**flow/design.v**
```verilog
`timescale 1ns / 1ns
module mux2_1(in_0,in_1,switch,out);
	input[14:0] in_0,in_1;					
	input 					switch;
	output[14:0] out;					
 	reg [14:0] out;					
	always@(in_0 or in_1 or switch) 
		begin
			case(switch)
				1'b0: out = in_1;
				1'b1: out = in_0;
				default: out= 0;
			endcase
		end
endmodule
`timescale 1ns / 1ns
module mux4_1(in_0,in_1,in_2,in_3,mux_sel,out);
 	input[14:0]		in_0, in_1, in_2, in_3;	
	input[1:0]			mux_sel;
	output[14:0] out;			
	reg[14:0] out;			
	always@(in_0 or in_1 or in_2 or in_3 or mux_sel)
		begin
			case(mux_sel)
			 2'b00 : out = in_0;
			 2'b01 : out = in_1;
			 2'b10 : out = in_2;
			 2'b11 : out = in_3;
			 default: out = 0;
			endcase
		end
endmodule 
`timescale 1ns / 1ns
module f_mux8_4(in0_0, in1_0, in2_0, in3_0, in0_1, in1_1, in2_1, in3_1, switch, out_0, out_1, out_2, out_3);
	input[14:0]		in0_0, in1_0, in2_0, in3_0, in0_1, in1_1, in2_1, in3_1;
	input      		switch;
	output[14:0] out_0, out_1, out_2, out_3;		
	mux2_1 M0(.in_0(in0_0), .in_1(in0_1), .switch(switch), .out(out_0));
	mux2_1 M1(.in_0(in1_0), .in_1(in1_1), .switch(switch), .out(out_1));
	mux2_1 M2(.in_0(in2_0), .in_1(in2_1), .switch(switch), .out(out_2));
	mux2_1 M3(.in_0(in3_0), .in_1(in3_1), .switch(switch), .out(out_3));
endmodule
`timescale 1ns / 1ns
module top_mux(in0_0_0, in0_1_0, in0_2_0, in0_3_0, 					
					  in0_0_1, in0_1_1, in0_2_1, in0_3_1,
 					 in1_0_0, in1_1_0, in1_2_0, in1_3_0, 
					 in1_0_1, in1_1_1, in1_2_1, in1_3_1,
 					 in2_0_0, in2_1_0, in2_2_0, in2_3_0, 
					 in2_0_1, in2_1_1, in2_2_1, in2_3_1,
 					 in3_0_0, in3_1_0, in3_2_0, in3_3_0, 
					 in3_0_1, in3_1_1, in3_2_1, in3_3_1,
					 switch,mux_sel,
					 out0_0, out0_1, out0_2, out0_3,
					 out1_0, out1_1, out1_2, out1_3,
					 out2_0, out2_1, out2_2, out2_3,
					 out3_0, out3_1, out3_2, out3_3);
	input[1:0] mux_sel;
	input switch;
	input[14:0] in0_0_0, in0_1_0, in0_2_0, in0_3_0, 						
					  in0_0_1, in0_1_1, in0_2_1, in0_3_1,		
 					 in1_0_0, in1_1_0, in1_2_0, in1_3_0, 		
					 in1_0_1, in1_1_1, in1_2_1, in1_3_1,		
 					 in2_0_0, in2_1_0, in2_2_0, in2_3_0, 		
					 in2_0_1, in2_1_1, in2_2_1, in2_3_1,		
 					 in3_0_0, in3_1_0, in3_2_0, in3_3_0, 		
					 in3_0_1, in3_1_1, in3_2_1, in3_3_1;		
	output[14:0] 	out0_0, out0_1, out0_2, out0_3,					
					 		out1_0, out1_1, out1_2, out1_3,
					 		out2_0, out2_1, out2_2, out2_3,
							out3_0, out3_1, out3_2, out3_3;
	  wire[14:0] m0_0, m0_1, m0_2, m0_3, 						
 						 m1_0, m1_1, m1_2, m1_3, 	
 						 m2_0, m2_1, m2_2, m2_3,	
 						 m3_0, m3_1, m3_2, m3_3; 	
	f_mux8_4 F0(.in0_0(in0_0_0), .in1_0(in0_1_0), .in2_0(in0_2_0), .in3_0(in0_3_0), .in0_1(in0_0_1), .in1_1(in0_1_1), .in2_1(in0_2_1), .in3_1(in0_3_1), .switch(switch), .out_0(m0_0), .out_1(m0_1), .out_2(m0_2), .out_3(m0_3));
	f_mux8_4 F1(.in0_0(in1_0_0), .in1_0(in1_1_0), .in2_0(in1_2_0), .in3_0(in1_3_0), .in0_1(in1_0_1), .in1_1(in1_1_1), .in2_1(in1_2_1), .in3_1(in1_3_1), .switch(switch), .out_0(m1_0), .out_1(m1_1), .out_2(m1_2), .out_3(m1_3));
	f_mux8_4 F2(.in0_0(in2_0_0), .in1_0(in2_1_0), .in2_0(in2_2_0), .in3_0(in2_3_0), .in0_1(in2_0_1), .in1_1(in2_1_1), .in2_1(in2_2_1), .in3_1(in2_3_1), .switch(switch), .out_0(m2_0), .out_1(m2_1), .out_2(m2_2), .out_3(m2_3));
	f_mux8_4 F3(.in0_0(in3_0_0), .in1_0(in3_1_0), .in2_0(in3_2_0), .in3_0(in3_3_0), .in0_1(in3_0_1), .in1_1(in3_1_1), .in2_1(in3_2_1), .in3_1(in3_3_1), .switch(switch), .out_0(m3_0), .out_1(m3_1), .out_2(m3_2), .out_3(m3_3));
	mux4_1 M0_0(.in_0(m0_0), .in_1(m1_0), .in_2(m2_0), .in_3(m3_0), .mux_sel(mux_sel), .out(out0_0));
	mux4_1 M0_1(.in_0(m0_1), .in_1(m1_1), .in_2(m2_1), .in_3(m3_1), .mux_sel(mux_sel), .out(out0_1));
	mux4_1 M0_2(.in_0(m0_2), .in_1(m1_2), .in_2(m2_2), .in_3(m3_2), .mux_sel(mux_sel), .out(out0_2));
	mux4_1 M0_3(.in_0(m0_3), .in_1(m1_3), .in_2(m2_3), .in_3(m3_3), .mux_sel(mux_sel), .out(out0_3));
	mux4_1 M1_0(.in_0(m1_0), .in_1(m2_0), .in_2(m3_0), .in_3(m0_0), .mux_sel(mux_sel), .out(out1_0));
	mux4_1 M1_1(.in_0(m1_1), .in_1(m2_1), .in_2(m3_1), .in_3(m0_1), .mux_sel(mux_sel), .out(out1_1));
	mux4_1 M1_2(.in_0(m1_2), .in_1(m2_2), .in_2(m3_2), .in_3(m0_2), .mux_sel(mux_sel), .out(out1_2));
	mux4_1 M1_3(.in_0(m1_3), .in_1(m2_3), .in_2(m3_3), .in_3(m0_3), .mux_sel(mux_sel), .out(out1_3));
	mux4_1 M2_0(.in_0(m2_0), .in_1(m3_0), .in_2(m0_0), .in_3(m1_0), .mux_sel(mux_sel), .out(out2_0));
	mux4_1 M2_1(.in_0(m2_1), .in_1(m3_1), .in_2(m0_1), .in_3(m1_1), .mux_sel(mux_sel), .out(out2_1));
	mux4_1 M2_2(.in_0(m2_2), .in_1(m3_2), .in_2(m0_2), .in_3(m1_2), .mux_sel(mux_sel), .out(out2_2));
	mux4_1 M2_3(.in_0(m2_3), .in_1(m3_3), .in_2(m0_3), .in_3(m1_3), .mux_sel(mux_sel), .out(out2_3));
	mux4_1 M3_0(.in_0(m3_0), .in_1(m0_0), .in_2(m1_0), .in_3(m2_0), .mux_sel(mux_sel), .out(out3_0));
	mux4_1 M3_1(.in_0(m3_1), .in_1(m0_1), .in_2(m1_1), .in_3(m2_1), .mux_sel(mux_sel), .out(out3_1));
	mux4_1 M3_2(.in_0(m3_2), .in_1(m0_2), .in_2(m1_2), .in_3(m2_2), .mux_sel(mux_sel), .out(out3_2));
	mux4_1 M3_3(.in_0(m3_3), .in_1(m0_3), .in_2(m1_3), .in_3(m2_3), .mux_sel(mux_sel), .out(out3_3));
endmodule
`timescale 1ns / 1ns
module demux1_4( in, mux_sel, out_0, out_1, out_2, out_3);
	input[14:0] in;
	input [1:0] mux_sel;
	output[14:0]  out_0, out_1, out_2, out_3;
	assign out_0 = in;
	assign out_1 = in;
	assign out_2 = in;
	assign out_3 = in;
endmodule
`timescale 1ns / 1ns
module demux1_8( in, switch , mux_sel, out0_0 , out0_1, out1_0 , out1_1, out2_0 , out2_1, out3_0, out3_1);
	input[14:0] in;
	input switch;
	input [1:0] mux_sel;
	output[14:0] out0_0 , out0_1, out1_0 , out1_1, out2_0 , out2_1, out3_0, out3_1;
	wire [14:0] wire_0, wire_1;
	demux1_4 d0( .in(wire_0), .mux_sel(mux_sel), .out_0(out0_0), .out_1(out1_0), .out_2(out2_0), .out_3(out3_0));
	demux1_4 d1( .in(wire_1), .mux_sel(mux_sel), .out_0(out0_1), .out_1(out1_1), .out_2(out2_1), .out_3(out3_1));
	assign wire_0 = in;
	assign wire_1 = in;
endmodule
`timescale 1ns / 1ns
module weight_table0(clk, rst, in_0, in_1 , in_2, in_3, weight_sum);
	input clk,rst;
	input [7:0] in_0,in_1,in_2,in_3;   
	output [14:0] weight_sum;
	reg[14:0] mult_0,mult_1,mult_2,mult_3;
	reg[14:0] temp_0,temp_1,temp_2,temp_3;
	reg[14:0] weight_sum;
	always@(in_1 or in_2 or in_3 or in_0) 
   begin
	  mult_0 = 15'b0;
	  mult_1 = {in_1,7'b0};
	  mult_2 = 15'b0;
	  mult_3 = 15'b0;
   end
	always@(posedge clk) 
	 begin
	  temp_0 <= mult_0;
	  temp_1 <= mult_1;
	  temp_2 <= mult_2;
	  temp_3 <= mult_3;
	 end
  always@(temp_0 or temp_1	or temp_2	or temp_3	)
	 begin
		weight_sum = temp_0 + temp_1	+ temp_2	+temp_3;
	 end	
endmodule
`timescale 1ns / 1ns
module weight_table1(clk, rst, in_0, in_1 , in_2, in_3, weight_sum);
	input clk,rst;
	input [7:0] in_0,in_1,in_2,in_3;   
	output [14:0] weight_sum;
	reg[14:0] mult_0,mult_1,mult_2,mult_3;
	reg[14:0] temp_0,temp_1,temp_2,temp_3;
	reg[14:0] weight_sum;
	always@(in_1 or in_2 or in_3 or in_0) 
   begin
	  mult_0 = {4'b0,in_0,3'b0} + {7'b0,in_0};
	  mult_1 = {1'b0,in_1,6'b0} + {2'b0,in_1,5'b0} + {4'b0,in_1,3'b0} + {5'b0,in_1,2'b0} + {6'b0,in_1,1'b0} + {7'b0,in_1};
	  mult_2 = {3'b0,in_2,4'b0} + {4'b0,in_2,3'b0} + {5'b0,in_2,2'b0} + {7'b0,in_2};
	  mult_3 = {6'b0,in_3,1'b0} + {7'b0,in_3};
   end
	always@(posedge clk) 
	 begin
	  temp_0 <= mult_0;
	  temp_1 <= mult_1;
	  temp_2 <= mult_2;
	  temp_3 <= mult_3;
	 end
  always@(temp_0 or temp_1	or temp_2	or temp_3	)
	 begin
		weight_sum =  temp_1 - temp_0	+ temp_2	- temp_3;
	 end	
endmodule
`timescale 1ns / 1ns
module weight_table2(clk, rst, in_0, in_1 , in_2, in_3, weight_sum);
	input clk,rst;
	input [7:0] in_0,in_1,in_2,in_3;   
	output [14:0] weight_sum;
	reg[14:0] mult_0,mult_1,mult_2,mult_3;
	reg[14:0] temp_0,temp_1,temp_2,temp_3;
	reg[14:0] weight_sum;
	always@(in_1 or in_2 or in_3 or in_0) 
   begin
	  mult_0 = {4'b0,in_0,3'b0};
	  mult_1 = {1'b0,in_1,6'b0} + {4'b0,in_1,3'b0};
	  mult_2 = {1'b0,in_2,6'b0} + {4'b0,in_2,3'b0};
	  mult_3 = {4'b0,in_3,3'b0};
   end
	always@(posedge clk) 
	 begin
	  temp_0 <= mult_0;
	  temp_1 <= mult_1;
	  temp_2 <= mult_2;
	  temp_3 <= mult_3;
	 end
  always@(temp_0 or temp_1	or temp_2	or temp_3	)
	 begin
		weight_sum = temp_1 - temp_0	+ temp_2	- temp_3;
	 end	
endmodule
`timescale 1ns / 1ns
module weight_table3(clk, rst, in_0, in_1 , in_2, in_3, weight_sum);
	input clk,rst;
	input [7:0] in_0,in_1,in_2,in_3;   
	output [14:0] weight_sum;
	reg[14:0] mult_0,mult_1,mult_2,mult_3;
	reg[14:0] temp_0,temp_1,temp_2,temp_3;
	reg[14:0] weight_sum;
	always@(in_1 or in_2 or in_3 or in_0) 
   begin
	  mult_0 = {6'b0,in_0,1'b0} + {7'b0,in_0};
	  mult_1 = {3'b0,in_1,4'b0} + {4'b0,in_1,3'b0} + {5'b0,in_1,2'b0} + {7'b0,in_1};
	  mult_2 = {1'b0,in_2,6'b0} + {2'b0,in_2,5'b0} + {4'b0,in_2,3'b0} + {5'b0,in_2,2'b0} + {6'b0,in_2,1'b0} + {7'b0,in_2};
	  mult_3 = {4'b0,in_3,3'b0} + {7'b0,in_3};
   end
	always@(posedge clk) 
	 begin
	  temp_0 <= mult_0;
	  temp_1 <= mult_1;
	  temp_2 <= mult_2;
	  temp_3 <= mult_3;
	 end
  always@(temp_0 or temp_1	or temp_2	or temp_3	)
	 begin
		weight_sum = temp_1 - temp_0	+ temp_2	- temp_3;
	 end	
endmodule
`timescale 1ns / 1ns
module y_weight_table0(clk, rst, in_0, in_1 , in_2, in_3, weight_sum);
	input clk,rst;
	input [14:0] in_0,in_1,in_2,in_3;   
	output [7:0] weight_sum;
   reg[14:0] weight_sum_temp;
	reg[21:0] mult_0,mult_1,mult_2,mult_3;
	reg[21:0] temp_0,temp_1,temp_2,temp_3;
	always@(in_1 or in_2 or in_3 or in_0) 
   begin
	  mult_0 = 22'b0;
	  mult_1 = {in_1,7'b0};
	  mult_2 = 22'b0;
	  mult_3 = 22'b0;
   end
	always@(posedge clk) 
	 begin
	  temp_0 <= mult_0;
	  temp_1 <= mult_1;
	  temp_2 <= mult_2;
	  temp_3 <= mult_3;
	 end
  always@(temp_0 or temp_1	or temp_2	or temp_3	)
	 begin
		weight_sum_temp = temp_0[21:7] + temp_1[21:7]	+ temp_2[21:7]	+temp_3[21:7];
	 end	
	assign weight_sum = weight_sum_temp[14:7];
endmodule
`timescale 1ns / 1ns
module y_weight_table1(clk, rst, in_0, in_1 , in_2, in_3, weight_sum);
	input clk,rst;
	input [14:0] in_0,in_1,in_2,in_3;   
	output [7:0] weight_sum;
	reg[21:0] mult_0,mult_1,mult_2,mult_3;
	reg[21:0] temp_0,temp_1,temp_2,temp_3;
	reg[14:0] weight_sum_temp;
	always@(in_1 or in_2 or in_3 or in_0) 
   begin
	  mult_0 = {4'b0,in_0,3'b0} + {7'b0,in_0};
	  mult_1 = {1'b0,in_1,6'b0} + {2'b0,in_1,5'b0} + {4'b0,in_1,3'b0} + {5'b0,in_1,2'b0} + {6'b0,in_1,1'b0} + {7'b0,in_1};
	  mult_2 = {3'b0,in_2,4'b0} + {4'b0,in_2,3'b0} + {5'b0,in_2,2'b0} + {7'b0,in_2};
	  mult_3 = {6'b0,in_3,1'b0} + {7'b0,in_3};
   end
	always@(posedge clk) 
	 begin
	  temp_0 <= mult_0;
	  temp_1 <= mult_1;
	  temp_2 <= mult_2;
	  temp_3 <= mult_3;
	 end
  always@(temp_0 or temp_1	or temp_2	or temp_3	)
	 begin
		weight_sum_temp = temp_1[21:7] - temp_0[21:7]	+ temp_2[21:7]	- temp_3[21:7];
	 end	
  assign weight_sum = weight_sum_temp[14:7];
endmodule
`timescale 1ns / 1ns
module y_weight_table2(clk, rst, in_0, in_1 , in_2, in_3, weight_sum);
	input clk,rst;
	input [14:0] in_0,in_1,in_2,in_3;   
	output [7:0] weight_sum;
	reg[21:0] mult_0,mult_1,mult_2,mult_3;
	reg[21:0] temp_0,temp_1,temp_2,temp_3;
	reg[14:0] weight_sum_temp;
	always@(in_1 or in_2 or in_3 or in_0) 
   begin
	  mult_0 = {4'b0,in_0,3'b0};
	  mult_1 = {1'b0,in_1,6'b0} + {4'b0,in_1,3'b0};
	  mult_2 = {1'b0,in_2,6'b0} + {4'b0,in_2,3'b0};
	  mult_3 = {4'b0,in_3,3'b0};
   end
	always@(posedge clk) 
	 begin
	  temp_0 <= mult_0;
	  temp_1 <= mult_1;
	  temp_2 <= mult_2;
	  temp_3 <= mult_3;
	 end
  always@(temp_0 or temp_1	or temp_2	or temp_3	)
	 begin
		weight_sum_temp = temp_1[21:7] - temp_0[21:7]	+ temp_2[21:7]	- temp_3[21:7];
	 end	
  assign weight_sum = weight_sum_temp[14:7];
endmodule
`timescale 1ns / 1ns
module y_weight_table3(clk, rst, in_0, in_1 , in_2, in_3, weight_sum);
	input clk,rst;
	input [14:0] in_0,in_1,in_2,in_3;   
	output [7:0] weight_sum;
	reg[21:0] mult_0,mult_1,mult_2,mult_3;
	reg[21:0] temp_0,temp_1,temp_2,temp_3;
	reg[14:0] weight_sum_temp;
	always@(in_1 or in_2 or in_3 or in_0) 
   begin
	  mult_0 = {6'b0,in_0,1'b0} + {7'b0,in_0};
	  mult_1 = {3'b0,in_1,4'b0} + {5'b0,in_1,2'b0} + {4'b0,in_1,3'b0} + {7'b0,in_1};
	  mult_2 = {1'b0,in_2,6'b0} + {2'b0,in_2,5'b0} + {4'b0,in_2,3'b0} + {5'b0,in_2,2'b0} + {6'b0,in_2,1'b0} + {7'b0,in_2};
	  mult_3 = {4'b0,in_3,3'b0} + {7'b0,in_3};
   end
	always@(posedge clk) 
	 begin
	  temp_0 <= mult_0;
	  temp_1 <= mult_1;
	  temp_2 <= mult_2;
	  temp_3 <= mult_3;
	 end
  always@(temp_0 or temp_1	or temp_2	or temp_3	)
	 begin
		weight_sum_temp = temp_1[21:7] - temp_0[21:7]	+ temp_2[21:7]	- temp_3[21:7];
	 end	
  assign weight_sum = weight_sum_temp[14:7];
endmodule
`timescale 1ns / 1ns
module input_array(clk, rst, act, in, out_0, out_1, out_2, out_3);
 input clk,rst,act;
 input[7:0] in;
 output [7:0] out_0, out_1, out_2, out_3;
 reg [7:0]input_array_0 [0:3];
 reg [7:0]input_array_1 [0:3];
 reg [7:0]input_array_2 [0:3];
 reg [7:0]input_array_3 [0:3];
 reg [1:0] count;
 reg [7:0] out_0, out_1, out_2, out_3;
 reg enable;
 always@(posedge clk or negedge rst) 
 begin
  if(!rst)
   count <= 2'b00;
 else
   begin
    case(act)
     1'b0:
 			count <= count;
     1'b1: begin
   				  if(count==2'b11)
     					 count<= 2'b00;
    				  else
             count <= count+1; 
          end 
	  endcase
   end
 end
 always@(posedge clk)
  begin
   if(act==0) begin
  					 input_array_3[0] <= input_array_3[0];
 					 input_array_3[3] <= input_array_3[3];
  					 input_array_3[2] <= input_array_3[2];
 					 input_array_3[1] <= input_array_3[1];
  					 input_array_2[0] <= input_array_2[0];
 					 input_array_2[3] <= input_array_2[3];
  					 input_array_2[2] <= input_array_2[2];
 					 input_array_2[1] <= input_array_2[1];
  					 input_array_1[0] <= input_array_1[0];
 					 input_array_1[3] <= input_array_1[3];
  					 input_array_1[2] <= input_array_1[2];
 					 input_array_1[1] <= input_array_1[1];
  					 input_array_0[0] <= input_array_0[0];
 					 input_array_0[3] <= input_array_0[3];
  					 input_array_0[2] <= input_array_0[2];
 					 input_array_0[1] <= input_array_0[1];
          end
  else begin
     case(count)		 
  		  3'b00 : begin 
  					 input_array_0[0] <= in;
 					 input_array_3[3] <= input_array_3[2];
  					 input_array_3[2] <= input_array_3[1];
 					 input_array_3[1] <= input_array_3[0];
           end
   		  3'b01 : begin
	           input_array_1[0] <= in;
 					 input_array_0[3] <= input_array_0[2];
  					 input_array_0[2] <= input_array_0[1];
 					 input_array_0[1] <= input_array_0[0];
           end
    		 3'b10 : begin
             input_array_2[0] <= in;
 					 input_array_1[3] <= input_array_1[2];
  					 input_array_1[2] <= input_array_1[1];
 					 input_array_1[1] <= input_array_1[0];
           end
    	  3'b11 : begin
             input_array_3[0] <= in;
 					 input_array_2[3] <= input_array_2[2];
  					 input_array_2[2] <= input_array_2[1];
 					 input_array_2[1] <= input_array_2[0];
           end
     endcase
    end
   end 
 always @ (count or input_array_0[0] or input_array_0[1] or input_array_0[2] or input_array_0[3]or input_array_1[0] or input_array_1[1] or input_array_1[2] or input_array_1[3]or input_array_2[0] or input_array_2[1] or input_array_2[2] or input_array_2[3]or input_array_3[0] or input_array_3[1] or input_array_3[2] or input_array_3[3])
  begin
   case(count)
    2'b01 : begin
					  out_0 = input_array_0[0];
					  out_1 = input_array_0[1];
					  out_2 = input_array_0[2];
					  out_3 = input_array_0[3];
           end
    2'b10 : begin
					  out_0 = input_array_1[0];
					  out_1 = input_array_1[1];
					  out_2 = input_array_1[2];
					  out_3 = input_array_1[3];
           end
    2'b11 : begin
					  out_0 = input_array_2[0];
					  out_1 = input_array_2[1];
					  out_2 = input_array_2[2];
					  out_3 = input_array_2[3];
           end
    2'b00 : begin
					  out_0 = input_array_3[0];
					  out_1 = input_array_3[1];
					  out_2 = input_array_3[2];
					  out_3 = input_array_3[3];
           end
   endcase
end 
endmodule
`timescale 1ns / 1ns
module bicubic(clk, rst, act, in, out_0, out_1, out_2, out_3);
	input clk,rst,act;
	input [7:0] in;
  wire oooooooooooooooo;
	wire [7:0] in_0,in_1,in_2,in_3;   
	output [7:0] out_0, out_1, out_2, out_3;
	wire [1:0] ooooooooooo;
	wire[14:0] x_weight_sum_0;
	wire[14:0] x_weight_sum_1;
	wire[14:0] x_weight_sum_2;
	wire[14:0] x_weight_sum_3;
	wire[7:0] y_weight_sum_0;	
	wire[7:0] y_weight_sum_1;
	wire[7:0] y_weight_sum_2;
	wire[7:0] y_weight_sum_3;
	 input_array A(.clk(clk), .rst(rst), .act(act), .in(in),
					.out_0(in_3), .out_1(in_2), .out_2(in_1), .out_3(in_0));
	reg[14:0] array0_0 [3:0];
	reg[14:0] array0_1 [3:0];
	reg[14:0] array1_0 [3:0];
	reg[14:0] array1_1 [3:0];
	reg[14:0] array2_0 [3:0];
	reg[14:0] array2_1 [3:0];
	reg[14:0] array3_0 [3:0];
	reg[14:0] array3_1 [3:0];
	reg[1:0] mux_sel;
	reg switch;
	wire[14:0] dm0_0_0, dm0_1_0, dm0_2_0, dm0_3_0, 				
					  dm0_0_1, dm0_1_1, dm0_2_1, dm0_3_1,
 					 dm1_0_0, dm1_1_0, dm1_2_0, dm1_3_0, 
					 dm1_0_1, dm1_1_1, dm1_2_1, dm1_3_1,
 					 dm2_0_0, dm2_1_0, dm2_2_0, dm2_3_0, 
					 dm2_0_1, dm2_1_1, dm2_2_1, dm2_3_1,
 					 dm3_0_0, dm3_1_0, dm3_2_0, dm3_3_0, 
					 dm3_0_1, dm3_1_1, dm3_2_1, dm3_3_1;
  wire[14:0]  array0_0_0, array0_1_0, array0_2_0, array0_3_0, 					
					  array0_0_1, array0_1_1, array0_2_1, array0_3_1,
 					 array1_0_0, array1_1_0, array1_2_0, array1_3_0, 
					 array1_0_1, array1_1_1, array1_2_1, array1_3_1,
 					 array2_0_0, array2_1_0, array2_2_0, array2_3_0, 
					 array2_0_1, array2_1_1, array2_2_1, array2_3_1,
 					 array3_0_0, array3_1_0, array3_2_0, array3_3_0, 
					 array3_0_1, array3_1_1, array3_2_1, array3_3_1;
	wire[14:0]  y_in0_0,y_in0_1,y_in0_2,y_in0_3,				
					  y_in1_0,y_in1_1,y_in1_2,y_in1_3,
					  y_in2_0,y_in2_1,y_in2_2,y_in2_3,
					  y_in3_0,y_in3_1,y_in3_2,y_in3_3;
	assign array0_0_0= array0_0[0];		
	assign array0_1_0= array0_0[1];		
	assign array0_2_0= array0_0[2];		
	assign array0_3_0= array0_0[3];		
	assign array1_0_0= array1_0[0];		
	assign array1_1_0= array1_0[1];		
	assign array1_2_0= array1_0[2];		
	assign array1_3_0= array1_0[3];		
	assign array2_0_0= array2_0[0];		
	assign array2_1_0= array2_0[1];		
	assign array2_2_0= array2_0[2];		
	assign array2_3_0= array2_0[3];		
	assign array3_0_0= array3_0[0];		
	assign array3_1_0= array3_0[1];		
	assign array3_2_0= array3_0[2];		
	assign array3_3_0= array3_0[3];		
	assign array0_0_1= array0_1[0];		
	assign array0_1_1= array0_1[1];		
	assign array0_2_1= array0_1[2];		
	assign array0_3_1= array0_1[3];		
	assign array1_0_1= array1_1[0];		
	assign array1_1_1= array1_1[1];		
	assign array1_2_1= array1_1[2];		
	assign array1_3_1= array1_1[3];		
	assign array2_0_1= array2_1[0];		
	assign array2_1_1= array2_1[1];		
	assign array2_2_1= array2_1[2];		
	assign array2_3_1= array2_1[3];		
	assign array3_0_1= array3_1[0];		
	assign array3_1_1= array3_1[1];		
	assign array3_2_1= array3_1[2];		
	assign array3_3_1= array3_1[3];		
	assign out_0 = y_weight_sum_0;
	assign out_1 = y_weight_sum_1;
	assign out_2 = y_weight_sum_2;
	assign out_3 = y_weight_sum_3;
	weight_table0 x0(.clk(clk), .rst(rst), .in_0(in_0), .in_1(in_1), .in_2(in_2), .in_3(in_3), .weight_sum(x_weight_sum_0));
	weight_table1 x1(.clk(clk), .rst(rst), .in_0(in_0), .in_1(in_1), .in_2(in_2), .in_3(in_3), .weight_sum(x_weight_sum_1));
	weight_table2 x2(.clk(clk), .rst(rst), .in_0(in_0), .in_1(in_1), .in_2(in_2), .in_3(in_3), .weight_sum(x_weight_sum_2));
	weight_table3 x3(.clk(clk), .rst(rst), .in_0(in_0), .in_1(in_1), .in_2(in_2), .in_3(in_3), .weight_sum(x_weight_sum_3));
	demux1_8 dm0( .in(x_weight_sum_0), .switch(switch) , .mux_sel(mux_sel), .out0_0(dm0_0_0) , .out0_1(dm0_0_1), .out1_0(dm0_1_0) , .out1_1(dm0_1_1), .out2_0(dm0_2_0) , .out2_1(dm0_2_1), .out3_0(dm0_3_0), .out3_1(dm0_3_1));
	demux1_8 dm1( .in(x_weight_sum_1), .switch(switch) , .mux_sel(mux_sel), .out0_0(dm1_0_0) , .out0_1(dm1_0_1), .out1_0(dm1_1_0) , .out1_1(dm1_1_1), .out2_0(dm1_2_0) , .out2_1(dm1_2_1), .out3_0(dm1_3_0), .out3_1(dm1_3_1));
	demux1_8 dm2( .in(x_weight_sum_2), .switch(switch) , .mux_sel(mux_sel), .out0_0(dm2_0_0) , .out0_1(dm2_0_1), .out1_0(dm2_1_0) , .out1_1(dm2_1_1), .out2_0(dm2_2_0) , .out2_1(dm2_2_1), .out3_0(dm2_3_0), .out3_1(dm2_3_1));
	demux1_8 dm3( .in(x_weight_sum_3), .switch(switch) , .mux_sel(mux_sel), .out0_0(dm3_0_0) , .out0_1(dm3_0_1), .out1_0(dm3_1_0) , .out1_1(dm3_1_1), .out2_0(dm3_2_0) , .out2_1(dm3_2_1), .out3_0(dm3_3_0), .out3_1(dm3_3_1));
	top_mux top(.in0_0_0(array0_0_0), .in0_1_0(array0_1_0), .in0_2_0(array0_2_0), .in0_3_0(array0_3_0), 					
					  .in0_0_1(array0_0_1), .in0_1_1(array0_1_1), .in0_2_1(array0_2_1), .in0_3_1(array0_3_1),
						.in1_0_0(array1_0_0), .in1_1_0(array1_1_0), .in1_2_0(array1_2_0), .in1_3_0(array1_3_0), 							
						.in1_0_1(array1_0_1), .in1_1_1(array1_1_1), .in1_2_1(array1_2_1), .in1_3_1(array1_3_1),							
						.in2_0_0(array2_0_0), .in2_1_0(array2_1_0), .in2_2_0(array2_2_0), .in2_3_0(array2_3_0), 							
						.in2_0_1(array2_0_1), .in2_1_1(array2_1_1), .in2_2_1(array2_2_1), .in2_3_1(array2_3_1),									
 						.in3_0_0(array3_0_0), .in3_1_0(array3_1_0), .in3_2_0(array3_2_0), .in3_3_0(array3_3_0), 							
						.in3_0_1(array3_0_1), .in3_1_1(array3_1_1), .in3_2_1(array3_2_1), .in3_3_1(array3_3_1),	
						.switch(switch), .mux_sel(mux_sel),					
					 .out0_0(y_in0_0), .out0_1(y_in0_1), .out0_2(y_in0_2), .out0_3(y_in0_3),
					 .out1_0(y_in1_0), .out1_1(y_in1_1), .out1_2(y_in1_2), .out1_3(y_in1_3),
					 .out2_0(y_in2_0), .out2_1(y_in2_1), .out2_2(y_in2_2), .out2_3(y_in2_3),
					 .out3_0(y_in3_0), .out3_1(y_in3_1), .out3_2(y_in3_2), .out3_3(y_in3_3));
	y_weight_table0 y0(.clk(clk), .rst(rst), .in_0(y_in0_0), .in_1(y_in0_1), .in_2(y_in0_2), .in_3(y_in0_3), .weight_sum(y_weight_sum_0));
	y_weight_table1 y1(.clk(clk), .rst(rst), .in_0(y_in1_0), .in_1(y_in1_1), .in_2(y_in1_2), .in_3(y_in1_3), .weight_sum(y_weight_sum_1));
	y_weight_table2 y2(.clk(clk), .rst(rst), .in_0(y_in2_0), .in_1(y_in2_1), .in_2(y_in2_2), .in_3(y_in2_3), .weight_sum(y_weight_sum_2));
	y_weight_table3 y3(.clk(clk), .rst(rst), .in_0(y_in3_0), .in_1(y_in3_1), .in_2(y_in3_2), .in_3(y_in3_3), .weight_sum(y_weight_sum_3));
	always@(posedge clk or negedge rst)
	 begin
		if(!rst)
			mux_sel <=2'b10;
		else begin
		 case(act)
       1'b0: mux_sel <= mux_sel;
       1'b1: begin 
		 				if(mux_sel == 2'b11)
				 			mux_sel <= 2'b00;
						else
				 			mux_sel <= mux_sel +1;
					  end
 		  endcase
      end
	  end
	always@(posedge clk or negedge rst) 
	 begin
		if(!rst)
			switch <= 1;
		else
		 if(mux_sel == 2'b11)
			switch <= !switch;
		 else 
			switch <=switch;
	 end
	always@(posedge clk )
	  begin
			case({switch,mux_sel})
					3'b000: begin  
									array0_0[0] <= dm0_0_0;
									array1_0[0] <= dm1_0_0;
									array2_0[0] <= dm2_0_0;
									array3_0[0] <= dm3_0_0;
								 end
					3'b001: begin  
									array0_0[1] <= dm0_1_0;
									array1_0[1] <= dm1_1_0;
									array2_0[1] <= dm2_1_0;
									array3_0[1] <= dm3_1_0;
								 end
					3'b010: begin  
									array0_0[2] <= dm0_2_0;
									array1_0[2] <= dm1_2_0;
									array2_0[2] <= dm2_2_0;
									array3_0[2] <= dm3_2_0;
								 end
					3'b011: begin  
									array0_0[3] <= dm0_3_0;
									array1_0[3] <= dm1_3_0;
									array2_0[3] <= dm2_3_0;
									array3_0[3] <= dm3_3_0;
								 end
					3'b100: begin  
									array0_1[0] <= dm0_0_1;
									array1_1[0] <= dm1_0_1;
									array2_1[0] <= dm2_0_1;
									array3_1[0] <= dm3_0_1;
								 end
					3'b101: begin  
									array0_1[1] <= dm0_1_1;
									array1_1[1] <= dm1_1_1;
									array2_1[1] <= dm2_1_1;
									array3_1[1] <= dm3_1_1;
								 end
					3'b110: begin  
									array0_1[2] <= dm0_2_1;
									array1_1[2] <= dm1_2_1;
									array2_1[2] <= dm2_2_1;
									array3_1[2] <= dm3_2_1;
								 end
					3'b111: begin  
									array0_1[3] <= dm0_3_1;
									array1_1[3] <= dm1_3_1;
									array2_1[3] <= dm2_3_1;
									array3_1[3] <= dm3_3_1;
								 end
	 			endcase
	  end
endmodule
```
**flow/run.sh**
```bash
#!/bin/bash
# the make line also repeats each setting of config.mk as NAME=value (left out here)
make -C /OpenROAD-flow-scripts/flow DESIGN_CONFIG=/design/flow/config.mk WORK_HOME=/design/flow/orfs CLKGATE_MAP_FILE= finish
```
**flow/config.mk**
```make
export PLATFORM = sky130hd
export DESIGN_NAME = bicubic
export DESIGN_NICKNAME = bicubic
export VERILOG_FILES = /design/flow/design.v
export SDC_FILE = /design/flow/constraint.sdc
export NUM_CORES = 4
export LEC_CHECK = 0
export ABC_AREA = 1
export CAP_MARGIN = 10
export CORE_MARGIN = 2
export CORE_UTILIZATION = 72
export CTS_CLUSTER_SIZE = 74
export HOLD_SLACK_MARGIN = 0.29
export PLACE_DENSITY_LB_ADDON = 0.01
export SETUP_SLACK_MARGIN = 1.46
export SLEW_MARGIN = 20
```
**flow/constraint.sdc**
```tcl
create_clock -name core_clock -period 5.18 [get_ports {clk}]
set_input_delay 1.0360 -clock core_clock [delete_from_list [all_inputs] [get_ports {clk}]]
set_output_delay 1.0360 -clock core_clock [all_outputs]
set_load 0.01 [all_outputs]
```
==> out/qor.csv, run 1 <==
metric;value;unit
Floorplan Nets;6076;
M1 wire length;60370;um
simple-gate share of the synthesized area;11.46;%
Seq share, synth;41.69;%
Layout Skew;0.08156;ns
Routed WL;177900;um
crit-path max cell delay;0.71;ns
CP Depth;25;
Setup crit start;switch$_DFFE_PN1N_;
Detail Route met3 WL;19510;um
final hold violation count;0;
Final setup viols;4;
Final ANT Viol Nets;0;
worst r2r dst;y1.temp_1[19]$_DFF_P_;
Synth warnings;24;
clock root cell;clkbuf_16;
startpoint type of the worst setup path;flip-flop;
DR vias/cell;6.413;
Die Wd;274.0;um
H-Tree Depth;3;
critical path peak fanout;6;
number of port buffers;42;
Starting Density;72.32;%
Synth flops;828;
most common cell in the synthesized netlist;nand2_1;
NumNets Final;6471;
YS chip area;52500;um2
initial antenna violation count;3;
iteration-0 DRC count of the detailed router;5559;
post-route minimum period;5.315;ns
Die Size;75090;um2
post-route setup slack;-0.1354;ns
I/O pin count;43;
Post-Synth AOI/OAI Area;11.08;%
OpenROAD warning count;65;
Longest Clk Path Bufs;3;
worst hold endpoint;A.input_array_1[1][4]$_DFFE_PP_;
clock slew seen by the registers of the worst setup and hold paths;0.10;ns
Syn Std Cell Area;52500;um2
Violated Checks;negative setup slack;
fin crit share;102.6;%
core outline area;72590;um2
Layout Cells excl Fill;6747;
maxcap violations;0;
worst slack at placement;0.06045;ns
Reg2Reg Launch Point;switch$_DFFE_PN1N_;
vias in the first global route;42340;
Vias;43270;
synthesized instance count;5324;
XOR/XNOR Area Share;4.812;%
Post-synth EDFFs;528;
yosys cell count;5324;
hold_ws;0.4254;ns
Crit-path slowest cell;dfstp_4;
mux share of post-synthesis cell area;1.392;%
HPWL after DPL;116200;um
placed insts;6369;
FF+latch area;21900;um2
max-slew violations;0;
Slew @ Worst Pin;1.304;ns
reg2reg setup slack;-0.14;ns
CP required;5.77;ns
ant diodes;0;
biggest area cells;edfxtp_1 30%, fa_1 12%, dfxtp_1 11%, ha_1 10%, nand2_1 6.9%;
Area Overhead vs Synth;20.33;%
CTS tree;done;
hold buffers post-CTS;0;
Worst Setup EP;y1.temp_1[19]$_DFF_P_;
row count;99;
met2 wire length;79640;um
Worst setup EP type;flip-flop;
hold depth;0;
drc violations;0;
final core utilization;87.03;%
Most common reg cell;edfxtp_1;
first-pass GRT wire length;249800;um
Die Span Y;274.0;um
Worst Hold Class;flip-flop to flip-flop;
Dominant cell area share;30.20;%
Top logic family;adder cells;
GPL Wtd Cong;0.9971;
status;complete, but fails checks;
Worst slew margin;12.80;%
Post-synth top cells;959 x nand2_1, 847 x inv_1, 528 x edfxtp_1;
GRT Total Usage;44.79;%
DR top layer;met5;
cell family with the largest share of critical-path delay;adder cells;
clock buffer count from CTS;85;
worst skew pair latency;0.72;ns
Combinational Area;29820;um2
CTS sink count;828;
yosys adder share;21.98;%
max frequency;0.1881;GHz
hold path start;A.input_array_1[0][4]$_DFFE_PP_;
grt ovf;0;
Worst Path Class, Setup;flip-flop to flip-flop;
Synth async-reset ratio;0.6039;%
CP bufs+invs;7;
leading area contributor after synthesis;edfxtp_1;
Avg Inst Size Synth;9.861;um2
number of fill cells;3472;
Synth cell types;71;
largest net degree at the start of global routing;51;
worst path arrival time;5.90;ns
Pre-Repair DR Iteration Count;10;
R2R depth;25;
RSZ-0062 raised after global routing;true;
Avg WL per Cell;26.36;um
## stage by stage
stage | setup TNS [ns] | area, um2
after floorplan | 0 | 54030
after global placement | 0 | 56120
after detailed placement | 0 | 56120
after CTS | 0 | 60850
after global routing | -0.4381 | 63170
final | -0.2514 | 63170
## layout make-up
cell class	instances	share of cell area, %
inverter	868	5.312
clock inverter	46	0.8319
clock buffer	110	3.581
multi-input combinational	3501	47.21
timing repair buffer	433	6.475
tap	959	1.899
sequential	828	34.67
timing repair inverter	2	0.02773
## per-layer routing
layer	global-route usage [%]	vias to the layer above
met4	35.07	4
li1	-	18590
met3	9.659	934
met2	70.50	3223
met1	53.90	20520
met5	0	-
## repair_timing
action / 4_1_cts / 5_1_grt
endpoints found under the hold margin: 0 / 0
gates cloned: 10 / 5
endpoints found under the setup margin: 280 / 350
pin swaps: 85 / 125
gates resized: 217 / 341
setup buffers: 109 / 98
==> run 2, diff against run 1 <==
Settings changed: ABC_AREA 1 to unset, CAP_MARGIN 10 to 20, CORE_UTILIZATION 72 to 65, CTS_CLUSTER_SIZE 74 to unset, HOLD_SLACK_MARGIN 0.29 to unset, PLACE_DENSITY_LB_ADDON 0.01 to unset, SETUP_SLACK_MARGIN 1.46 to unset.
Clock period 5.18 ns to 4.8 ns, I/O delays scaled along.
==> run 2 against run 1 <==
Compared with the run above:
- register-to-register slack lost 0.51 ns
- non-clock buffer count is 441 higher
- cell count down 5.4%
- still fails the layout checks on negative setup slack
- critical path depth fell by 3
==> out/qor.csv, run 2 <==
metric;value;unit;change
yosys adder share;22.93;%;+0.95 points
Avg Inst Size Synth;11.38;um2;+15%
hold path start;A.input_array_3[0][1]$_DFFE_PP_;;
row count;102;;+3.0%
GPL Wtd Cong;0.9411;;-5.6%
Synth flops;828;;unchanged
YS chip area;50370;um2;-4.1%
CP required;5.33;ns;-0.44 ns
final hold violation count;0;;unchanged
worst hold endpoint;A.input_array_3[1][1]$_DFFE_PP_;;
R2R depth;22;;-12%
Post-synth top cells;618 x inv_1, 528 x edfxtp_1, 439 x ha_1;;
cell family with the largest share of critical-path delay;adder cells;;
RSZ-0062 raised after global routing;true;;
post-route minimum period;5.448;ns;+0.1324 ns
Synth async-reset ratio;0.6039;%;unchanged
CP bufs+invs;7;;unchanged
Most common reg cell;edfxtp_1;;
Reg2Reg Launch Point;switch$_DFFE_PN1N_;;
Seq share, synth;43.46;%;+1.8 points
leading area contributor after synthesis;edfxtp_1;;
post-route setup slack;-0.6478;ns;-0.5124 ns
clock slew seen by the registers of the worst setup and hold paths;0.06;ns;-0.04 ns
most common cell in the synthesized netlist;inv_1;;
Worst Setup EP;y1.temp_1[21]$_DFF_P_;;
Synth cell types;82;;+15%
first-pass GRT wire length;209400;um;-16%
Pre-Repair DR Iteration Count;8;;-2
Layout Skew;0.09170;ns;+0.01014 ns
Worst setup EP type;flip-flop;;
CTS tree;done;;
max frequency;0.1836;GHz;-2.4%
startpoint type of the worst setup path;flip-flop;;
Setup crit start;switch$_DFFE_PN1N_;;
yosys cell count;4426;;-17%
Final ANT Viol Nets;0;;unchanged
Starting Density;65.34;%;-7.0 points
Avg WL per Cell;22.43;um;-15%
Final setup viols;65;;+61
Post-Synth AOI/OAI Area;10.86;%;-0.22 points
hold depth;0;;unchanged
Die Span Y;282.4;um;+3.0%
worst skew pair latency;0.71;ns;about the same
Combinational Area;28280;um2;-5.2%
hold_ws;0.4399;ns;+0.01449 ns
Dominant cell area share;31.48;%;+1.3 points
mux share of post-synthesis cell area;5.085;%;+3.7 points
met2 wire length;69640;um;-13%
Detail Route met3 WL;9731;um;-50%
Longest Clk Path Bufs;3;;unchanged
grt ovf;0;;unchanged
crit-path max cell delay;0.70;ns;about the same
Die Size;79730;um2;+6.2%
clock buffer count from CTS;88;;+3.5%
Slew @ Worst Pin;1.076;ns;-0.2272 ns
simple-gate share of the synthesized area;7.164;%;-4.3 points
Worst slew margin;28.24;%;+15 points
biggest area cells;edfxtp_1 31%, fa_1 12%, dfxtp_1 12%, ha_1 11%, inv_1 4.6%;;
drc violations;0;;unchanged
H-Tree Depth;3;;unchanged
NumNets Final;6018;;-7.0%
number of port buffers;42;;unchanged
DR vias/cell;5.795;;-9.6%
worst r2r dst;y1.temp_1[21]$_DFF_P_;;
Syn Std Cell Area;50370;um2;-4.1%
Violated Checks;negative setup slack;;
M1 wire length;54860;um;-9.1%
largest net degree at the start of global routing;75;;+47%
worst path arrival time;5.98;ns;+0.08 ns
FF+latch area;21900;um2;about the same
vias in the first global route;37350;;-12%
GRT Total Usage;35.06;%;-9.7 points
DR top layer;met5;;
fin crit share;113.5;%;+11 points
Area Overhead vs Synth;27.87;%;
Post-synth EDFFs;528;;unchanged
Floorplan Nets;5178;;-15%
Top logic family;adder cells;;
Vias;36980;;-15%
ant diodes;0;;unchanged
CP Cell Sequence;buf_12, buf_16, buf_12, buf_6, mux2i_4, nor2_2, o41a_4, buf_4, fa_2, fa_1, inv_1, fa_1, inv_1, ha_1, a21oi_2, nor2b_4, o21ai_2, nand2b_1, a41o_1, a31oi_4, mux2i_1, o2111ai_1;;
iteration-0 DRC count of the detailed router;2903;;-48%
CTS sink count;828;;unchanged
Crit-path slowest cell;dfstp_4;;
number of fill cells;4258;;+23%
synthesized instance count;4426;;-17%
initial antenna violation count;7;;+4
maxcap violations;0;;unchanged
Worst Hold Class;flip-flop to flip-flop;;
CP Depth;22;;-12%
HPWL after DPL;103800;um;-11%
reg2reg setup slack;-0.65;ns;-0.51 ns
core outline area;77080;um2;+6.2%
setup TNS;-19.92;ns;-19.67 ns
Routed WL;143100;um;-20%
critical path peak fanout;8;;+2
OpenROAD warning count;63;;-3.1%
Die Wd;282.4;um;+3.0%
clock root cell;clkbuf_16;;
XOR/XNOR Area Share;4.832;%;+0.020 points
Synth warnings;24;;unchanged
max-slew violations;0;;unchanged
I/O pin count;43;;unchanged
Worst Path Class, Setup;flip-flop to flip-flop;;
status;complete, but fails checks;;
==> run 2: what timing repair did <==
item	in CTS	in global routing
gates resized	468	273
pin swaps	168	243
buffers inserted	115	82
hold buffers	0	0
setup endpoints to repair	122	140
gates cloned	4	7
==> run 2: cell type report <==
type	count	share of cell area, %
clock buffers	110	3.680
clock inverters	55	1.026
inverters	620	3.641
multi-input cells	2854	43.92
flip-flops and latches	828	34.01
well taps	1040	2.020
repair buffers	874	11.71
==> run 2: per-stage QoR <==
stage	setup WS [ns]	utilization [%]	cell area, um2	instances
3_3_place_gp	-0.6908	74.07	57090	6030
4_1_cts	-0.5345	81.19	62590	6312
5_1_grt	-0.7806	83.55	64400	6381
2_1_floorplan	-1.421	-	50920	4426
6_report	-0.6478	83.55	64400	6381
3_5_place_dp	-0.7636	74.07	57090	6030
==> run 2: layer usage <==
layer | GRT usage (%) | vias to the layer above
li1 | - | 17100
met1 | 43.21 | 18130
met2 | 58.89 | 1353
met3 | 5.559 | 395
met4 | 20.20 | 2
met5 | 0 | -
==> run 3, diff against run 2 <==
Settings changed: CORE_UTILIZATION 65 to 68, CTS_CLUSTER_SIZE set to 50.
Clock period 4.8 ns to 8.18 ns, I/O delays scaled along.
==> run 3 against run 2 <==
Compared with the run above:
- setup slack improved by 1.9 ns
- now clean on timing, DRC and antenna
- utilization decreased by 8.4 points
- sequential cell count unchanged
==> out/qor.csv, run 3 <==
metric;value;unit;change
Final setup viols;0;;-100%
simple-gate share of the synthesized area;7.164;%;unchanged
Post-Synth AOI/OAI Area;10.86;%;unchanged
hold buffers post-CTS;0;;unchanged
CP Cell Sequence;inv_1, fa_1, inv_1, fa_1, inv_1, ha_1, and3b_1, o21a_1, o21a_1, o21ai_0, a21oi_1, nor3_1, nor3_1, a41o_1, o41ai_1, xnor2_1, clkdlybuf4s50_1;;
Worst Path Class, Setup;flip-flop to output pin;;
Worst slew margin;16.92;%;-11 points
crit-path max cell delay;0.58;ns;-0.12 ns
mux share of post-synthesis cell area;5.085;%;unchanged
Worst Hold Class;flip-flop to flip-flop;;
Die Size;76260;um2;-4.4%
Starting Density;68.92;%;+3.6 points
Top logic family;adder cells;;
Worst Setup EP;out_2[7];;
CTS sink count;828;;unchanged
GRT Total Usage;32.85;%;-2.2 points
Most common reg cell;edfxtp_1;;
max frequency;0.1439;GHz;
Avg WL per Cell;22.44;um;about the same
CP Depth;17;;-23%
clock root cell;clkbuf_16;;
Pre-Repair DR Iteration Count;9;;+1
Die Span Y;276.2;um;-2.2%
core outline area;73080;um2;-5.2%
Dominant cell area share;31.48;%;unchanged
yosys cell count;4426;;unchanged
startpoint type of the worst setup path;flip-flop;;
number of fill cells;5016;;+18%
biggest area cells;edfxtp_1 31%, fa_1 12%, dfxtp_1 12%, ha_1 11%, inv_1 4.6%;;
Final ANT Viol Nets;0;;unchanged
FF+latch area;21890;um2;about the same
worst skew pair latency;0.65;ns;-0.06 ns
leading area contributor after synthesis;edfxtp_1;;
CP most frequent cell;inv_1;;
number of port buffers;42;;unchanged
R2R depth;23;;+4.5%
Routed WL;124000;um;-13%
clock slew seen by the registers of the worst setup and hold paths;0.06;ns;about the same
RSZ-0062 raised after global routing;false;;
critical path peak fanout;4;;-4
CP required;6.54;ns;+1.21 ns
reg2reg setup slack;1.54;ns;+2.19 ns
Syn Std Cell Area;50370;um2;unchanged
cts repair resizes;0;;-100%
Synth flops;828;;unchanged
Combinational Area;25710;um2;-9.1%
Slew @ Worst Pin;1.237;ns;+0.1609 ns
OpenROAD warning count;60;;-4.8%
Die Wd;276.2;um;-2.2%
clock buffer count from CTS;85;;-3.4%
Longest Clk Path Bufs;3;;unchanged
Post-synth top cells;618 x inv_1, 528 x edfxtp_1, 439 x ha_1;;
Synth cell types;82;;unchanged
maxcap violations;0;;unchanged
worst r2r dst;y3.temp_2[21]$_DFF_P_;;
Worst setup EP type;output pin;;
first-pass GRT wire length;190500;um;-9.0%
Layout Skew;0.02109;ns;-0.07061 ns
post-route minimum period;6.948;ns;
row count;99;;-2.9%
Post-synth EDFFs;528;;unchanged
initial antenna violation count;5;;-2
status;complete, no violations;;
yosys adder share;22.93;%;unchanged
I/O pin count;43;;unchanged
Synth warnings;24;;unchanged
vias in the first global route;33200;;-11%
cell family with the largest share of critical-path delay;AND-OR/OR-AND gates;;
post-route setup slack;1.232;ns;+1.880 ns
NumNets Final;5248;;-13%
Synth async-reset ratio;0.6039;%;unchanged
iteration-0 DRC count of the detailed router;3022;;+4.1%
drc violations;0;;unchanged
hold depth;0;;unchanged
grt ovf;0;;unchanged
HPWL after DPL;94190;um;-9.2%
post-CTS setup buffers;0;;-100%
Reg2Reg Launch Point;mux_sel[0]$_DFFE_PN0P_;;
CP bufs+invs;4;;-3
final hold violation count;0;;unchanged
Floorplan Nets;5178;;unchanged
Avg Inst Size Synth;11.38;um2;unchanged
DR vias/cell;6.018;;+3.8%
YS chip area;50370;um2;unchanged
CTS tree;done;;
worst hold endpoint;A.input_array_0[2][3]$_DFFE_PP_;;
H-Tree Depth;3;;unchanged
GPL Wtd Cong;0.9407;;about the same
fin crit share;84.94;%;-29 points
worst path arrival time;5.31;ns;-0.67 ns
Seq share, synth;43.46;%;unchanged
worst slack at placement;1.549;ns;+2.313 ns
Crit-path slowest cell;clkdlybuf4s50_1;;
max-slew violations;0;;unchanged
ant diodes;0;;unchanged
Vias;33270;;-10%
most common cell in the synthesized netlist;inv_1;;
largest net degree at the start of global routing;90;;+20%
Area Overhead vs Synth;9.047;%;
hold path start;A.input_array_0[1][3]$_DFFE_PP_;;
XOR/XNOR Area Share;4.832;%;unchanged
Setup crit start;y2.temp_3[7]$_DFF_P_;;
synthesized instance count;4426;;unchanged
setup TNS;0;ns;+19.92 ns
run 3: per-stage QoR:
stage	instances	instance area, um2	hold slack [ns]	util [%]
detailed placement	5368	52040	0.4279	71.21
global route	5528	54920	0.4496	75.15
finish	5528	54920	0.4343	75.15
global placement	5368	52040	0.4219	71.21
CTS	5528	54900	0.4382	75.13
floorplan	4426	50370	0.4204	-
run 3: layout make-up:
cell class / count / area share, %
Clock buffer: 106 / 4.208
Clock inverter: 54 / 1.005
Inverter: 620 / 4.237
Multi-Input combinational cell: 2854 / 46.81
Sequential cell: 828 / 39.86
Tap cell: 959 / 2.185
Timing Repair Buffer: 107 / 1.699
run 3: routing by layer:
metal / up-vias / global-route usage [%] / routed length, um
met2: 1202 / 54.33 / 58920
met1: 16240 / 43.12 / 49420
li1: 15550 / - / -
met5: - / 0 / 0
met4: 0 / 16.06 / 6566
met3: 271 / 4.436 / 9132
==> run 4, diff against run 3 <==
Settings changed: CELL_PAD_IN_SITES_DETAIL_PLACEMENT set to 0, CELL_PAD_IN_SITES_GLOBAL_PLACEMENT set to 2, CORE_ASPECT_RATIO set to 0.72, CORE_UTILIZATION 68 to 60, CTS_CLUSTER_SIZE 50 to 80, MAX_ROUTING_LAYER set to met4, SETUP_SLACK_MARGIN set to 3.26, TNS_END_PERCENT set to 15.
Clock period 8.18 ns to 10.2 ns, I/O delays scaled along.
==> run 4 against run 3 <==
Compared with the run above:
- cell count rose by 2.6%
- utilization fell by 9.0 points
- area after synthesis did not move
- setup slack improved by 2.2 ns
- via count barely moved
- clock-buffer cell count rose by 5
- critical path depth rose by 3
- highest routed layer unchanged
- register-to-register slack improved by 1.9 ns
- non-clock buffer count rose by 1
==> out/qor.csv, run 4 <==
metric;value;unit;change
status;complete, no violations;;
worst path arrival time;7.26;ns;+1.95 ns
Post-synth top cells;618 x inv_1, 528 x edfxtp_1, 439 x ha_1;;
CP bufs+invs;5;;+1
post-route minimum period;6.758;ns;
Reg2Reg Launch Point;mux_sel[1]$_DFFE_PN1P_;;
Final ANT Viol Nets;0;;unchanged
Die Wd;345.5;um;+25%
number of fill cells;6423;;+28%
clock buffer count from CTS;83;;-2.4%
iteration-0 DRC count of the detailed router;4014;;+33%
Syn Std Cell Area;50370;um2;unchanged
CTS tree;done;;
Final setup viols;0;;unchanged
CP required;10.70;ns;+4.16 ns
Synth cell types;82;;unchanged
Area Overhead vs Synth;9.527;%;
cell family with the largest share of critical-path delay;adder cells;;
Worst Setup EP;y1.temp_1[21]$_DFF_P_;;
drc violations;0;;unchanged
Avg WL per Cell;23.84;um;+6.3%
H-Tree Depth;3;;unchanged
Longest Clk Path Bufs;3;;unchanged
Seq share, synth;43.46;%;unchanged
Worst Path Class, Setup;flip-flop to flip-flop;;
worst skew pair latency;0.67;ns;+0.02 ns
I/O pin count;43;;unchanged
CP Cell Sequence;inv_1, ha_2, inv_2, buf_4, nor2_1, o41a_1, fa_1, fa_1, inv_1, fa_1, inv_1, ha_1, nand2_1, o21ai_0, a41oi_1, a211oi_1, a41o_1, a31oi_1, mux2i_1, o2111ai_1;;
hold depth;0;;unchanged
crit-path max cell delay;0.69;ns;+0.11 ns
critical path peak fanout;46;;+42
Layout Skew;0.03720;ns;+0.01611 ns
Crit-path slowest cell;o41a_1;;
FF+latch area;21890;um2;unchanged
final hold violation count;0;;unchanged
Dominant cell area share;31.48;%;unchanged
clock slew seen by the registers of the worst setup and hold paths;0.07;ns;about the same
Worst Hold Class;flip-flop to flip-flop;;
biggest area cells;edfxtp_1 31%, fa_1 12%, dfxtp_1 12%, ha_1 11%, inv_1 4.6%;;
GPL Wtd Cong;0.9256;;-1.6%
Top logic family;adder cells;;
Die Size;86310;um2;+13%
Setup crit start;mux_sel[1]$_DFFE_PN1P_;;
worst slack at placement;3.425;ns;+1.876 ns
yosys cell count;4426;;unchanged
initial antenna violation count;4;;-1
row count;90;;-9.1%
max-slew violations;0;;unchanged
Avg Inst Size Synth;11.38;um2;unchanged
post-route setup slack;3.442;ns;+2.210 ns
mux share of post-synthesis cell area;5.085;%;unchanged
setup TNS;0;ns;unchanged
Starting Density;60.36;%;-8.6 points
simple-gate share of the synthesized area;7.164;%;unchanged
hold path start;A.input_array_0[1][0]$_DFFE_PP_;;
synthesized instance count;4426;;unchanged
YS chip area;50370;um2;unchanged
Synth async-reset ratio;0.6039;%;unchanged
Worst slew margin;16.36;%;-0.56 points
HPWL after DPL;102300;um;+8.6%
Post-Synth AOI/OAI Area;10.86;%;unchanged
reg2reg setup slack;3.44;ns;+1.90 ns
Post-synth EDFFs;528;;unchanged
CP Depth;20;;+3
Slew @ Worst Pin;1.255;ns;+0.01730 ns
first-pass GRT wire length;202900;um;+6.5%
Routed WL;135300;um;+9.1%
vias in the first global route;31750;;-4.4%
OpenROAD warning count;63;;+5.0%
Synth warnings;24;;unchanged
Worst setup EP type;flip-flop;;
clock root cell;clkbuf_16;;
core outline area;83440;um2;+14%
NumNets Final;5247;;-0.019%
DR vias/cell;5.865;;-2.5%
worst r2r dst;y1.temp_1[21]$_DFF_P_;;
XOR/XNOR Area Share;4.832;%;unchanged
R2R depth;20;;-13%
maxcap violations;0;;unchanged
Most common reg cell;edfxtp_1;;
RSZ-0062 raised after global routing;true;;
grt ovf;0;;unchanged
CTS sink count;828;;unchanged
largest net degree at the start of global routing;111;;+23%
yosys adder share;22.93;%;unchanged
number of port buffers;42;;unchanged
startpoint type of the worst setup path;flip-flop;;
Pre-Repair DR Iteration Count;9;;unchanged
Vias;33280;;+0.030%
max frequency;0.1480;GHz;
Synth flops;828;;unchanged
GRT Total Usage;32.40;%;-0.46 points
most common cell in the synthesized netlist;inv_1;;
leading area contributor after synthesis;edfxtp_1;;
Die Span Y;249.8;um;-9.5%
worst hold endpoint;A.input_array_0[2][0]$_DFFE_PP_;;
fin crit share;66.26;%;-19 points
Floorplan Nets;5178;;unchanged
Combinational Area;25740;um2;+0.11%
==> run 4: layout make-up <==
class	count	area share (%)
timing repair buffer	108	1.869
antenna	4	0.01814
inverter	620	4.223
sequential	828	39.68
clock buffer	111	4.123
clock inverter	45	0.9254
tap	1104	2.504
multi-input combinational	2854	46.65
==> run 4: stage by stage <==
| step | utilization [%] | cell area (um2) | std cells | hold slack, ns |
|---|---|---|---|---|
| finish | 66.11 | 55170 | 5674 | 0.4399 |
| global route | 66.10 | 55160 | 5671 | 0.4489 |
| CTS | 65.92 | 55000 | 5664 | 0.4452 |
| detailed placement | 62.58 | 52220 | 5508 | 0.4301 |
| global placement | 62.57 | 52210 | 5508 | 0.4232 |
| floorplan | - | 50370 | 4426 | 0.4204 |
==> run 4: metal layers <==
metal	share of wire [%]	GRT usage (%)	vias up
li1	-	-	15530
met1	48	50.46	16130
met2	40	43.09	1434
met3	10	7.118	182
met4	2.0	6.391	0
met5	0	-	-
==> run 4: repair_timing <==
item | CTS | global route
resized | 1 | 7
buffers inserted | 0 | 4
hold buffers | 0 | 0
setup endpoints to repair | 3 | 19
pin swaps | 0 | 2
gates cloned | 0 | 2
==> run 5, diff against run 4 <==
Settings changed: ABC_AREA set to 0, CELL_PAD_IN_SITES_DETAIL_PLACEMENT 0 to 2, CORE_ASPECT_RATIO 0.72 to unset, CORE_MARGIN 2 to 5, CORE_UTILIZATION 60 to 22, CTS_CLUSTER_SIZE 80 to unset, GPL_TIMING_DRIVEN set to 1, PLACE_DENSITY set to 0.74, SETUP_SLACK_MARGIN 3.26 to 1.42, TNS_END_PERCENT 15 to 65.
Clock period 10.2 ns to 5.74 ns, I/O delays scaled along.
==> run 5 against run 4 <==
Compared with the run above:
- now fails the layout checks on negative setup slack
- clock skew increased by 0.0067 ns
- die area increased to 2.8 times the previous value
- worst hold slack improved by 0.011 ns
==> out/qor.csv, run 5 <==
metric;value;unit;change
status;complete, but fails checks;;
Violated Checks;negative setup slack;;
Reg2Reg Launch Point;switch$_DFFE_PN1N_;;
DR vias/cell;4.713;;-20%
initial antenna violation count;10;;+6
yosys cell count;4426;;unchanged
synthesized instance count;4426;;unchanged
CP required;6.40;ns;-4.30 ns
Avg Inst Size Synth;11.38;um2;unchanged
maxcap violations;0;;unchanged
hold buffers post-CTS;0;;unchanged
Worst Setup EP;y3.temp_2[19]$_DFF_P_;;
Worst setup EP type;flip-flop;;
Post-Synth AOI/OAI Area;10.86;%;unchanged
GPL Wtd Cong;0.8749;;-5.5%
CTS tree;done;;
Crit-path slowest cell;dfstp_4;;
Longest Clk Path Bufs;3;;unchanged
mux share of post-synthesis cell area;5.085;%;unchanged
row count;175;;+94%
most common cell in the synthesized netlist;inv_1;;
CTS sink count;828;;unchanged
worst r2r dst;y3.temp_2[19]$_DFF_P_;;
Die Wd;488.5;um;+41%
CP bufs+invs;8;;+3
Layout Skew;0.04387;ns;+0.006663 ns
worst slack at placement;-0.1448;ns;-3.570 ns
clock slew seen by the registers of the worst setup and hold paths;0.07;ns;about the same
max frequency;0.1686;GHz;+14%
startpoint type of the worst setup path;flip-flop;;
R2R depth;24;;+20%
area post-placement;57060;um2;+9.3%
CP Cell Sequence;buf_12, buf_12, buf_12, buf_16, mux2i_4, nor2_2, a221oi_2, a21o_1, inv_2, fa_1, fa_1, inv_1, fa_1, inv_2, ha_4, o21a_4, a2111oi_4, o311ai_4, o21a_1, o31a_1, buf_6, o21a_1, nor2_2, xnor2_1;;
Final Cell Area;65670;um2;+19%
number of port buffers;42;;unchanged
Worst Hold Class;flip-flop to flip-flop;;
Dominant cell area share;31.48;%;unchanged
Seq share, synth;43.46;%;unchanged
XOR/XNOR Area Share;4.832;%;unchanged
NumNets Final;5752;;+9.6%
Syn Std Cell Area;50370;um2;unchanged
I/O pin count;43;;unchanged
cell family with the largest share of critical-path delay;adder cells;;
Synth warnings;24;;unchanged
biggest area cells;edfxtp_1 31%, fa_1 12%, dfxtp_1 12%, ha_1 11%, inv_1 4.6%;;
drc violations;0;;unchanged
post-route minimum period;5.932;ns;-0.8261 ns
OpenROAD warning count;61;;-3.2%
yosys adder share;22.93;%;unchanged
Most common reg cell;edfxtp_1;;
critical path peak fanout;6;;-87%
Die Size;238600;um2;+180%
CP Depth;24;;+20%
H-Tree Depth;3;;unchanged
YS chip area;50370;um2;unchanged
Worst slew margin;10.02;%;-6.3 points
Avg WL per Cell;24.91;um;+4.5%
clock root cell;clkbuf_16;;
Pre-Repair DR Iteration Count;7;;-2
Post-synth EDFFs;528;;unchanged
vias in the first global route;42550;;+34%
Slew @ Worst Pin;1.340;ns;+0.08556 ns
max-slew violations;0;;unchanged
Synth cell types;82;;unchanged
Final setup viols;15;;+15
Setup crit start;switch$_DFFE_PN1N_;;
RSZ-0062 raised after global routing;true;;
hold_ws;0.4508;ns;+0.01087 ns
Top logic family;adder cells;;
hold path start;A.input_array_0[0][6]$_DFFE_PP_;;
final core utilization;28.84;%;-37 points
reg2reg setup slack;-0.19;ns;-3.63 ns
crit-path max cell delay;0.69;ns;about the same
grt ovf;0;;unchanged
Final ANT Viol Nets;0;;unchanged
HPWL after DPL;132100;um;+29%
first-pass GRT wire length;272300;um;+34%
hold depth;0;;unchanged
Synth async-reset ratio;0.6039;%;unchanged
clock buffer count from CTS;95;;+14%
worst path arrival time;6.59;ns;-0.67 ns
iteration-0 DRC count of the detailed router;2683;;-33%
GRT Total Usage;15.49;%;-17 points
Starting Density;22.12;%;-38 points
number of fill cells;24250;;+280%
Routed WL;201700;um;+49%
Area Overhead vs Synth;30.38;%;
worst hold endpoint;A.input_array_0[1][6]$_DFFE_PP_;;
worst skew pair latency;0.76;ns;+0.09 ns
Worst Path Class, Setup;flip-flop to flip-flop;;
final hold violation count;0;;unchanged
Vias;38150;;+15%
fin crit share;103.3;%;+37 points
Post-synth top cells;618 x inv_1, 528 x edfxtp_1, 439 x ha_1;;
Synth flops;828;;unchanged
core outline area;227700;um2;+170%
Floorplan Nets;5178;;unchanged
leading area contributor after synthesis;edfxtp_1;;
simple-gate share of the synthesized area;7.164;%;unchanged
Die Span Y;488.5;um;+96%
post-route setup slack;-0.1920;ns;-3.634 ns
largest net degree at the start of global routing;74;;-33%
-- run 5: routing by layer --
metal,share of wire (%),routed length (um),vias up,track usage [%]
met3,5.0,10130,474,2.233
met1,39,79370,19950,18.00
met2,51,102800,1176,27.41
li1,-,-,16550,-
met5,0,0,-,-
met4,4.6,9356,0,5.147
-- run 5: area by class of cell --
class | instances | area, um2 | share of cell area, %
well taps | 3009 | 3765 | 5.733
diodes | 4 | 10.01 | 0.01524
inverters | 620 | 2362 | 3.597
clock inverters | 61 | 704.4 | 1.073
clock buffers | 118 | 2587 | 3.940
repair buffers | 601 | 5500 | 8.376
multi-input cells | 2854 | 28840 | 43.91
flip-flops and latches | 828 | 21900 | 33.35
-- run 5: what timing repair did --
item | in CTS | in global routing
cloned | 6 | 4
resized | 460 | 360
endpoints found under the hold margin | 0 | 0
buffers inserted | 116 | 112
pin swaps | 145 | 168
setup endpoints to repair | 242 | 311
-- run 5: stage by stage --
stage	setup TNS, ns	instances
6_report	-1.597	8095
2_1_floorplan	-2.294	4426
4_1_cts	0	7973
5_1_grt	-4.447	8092
3_3_place_gp	0	7672
3_5_place_dp	-0.9508	7672
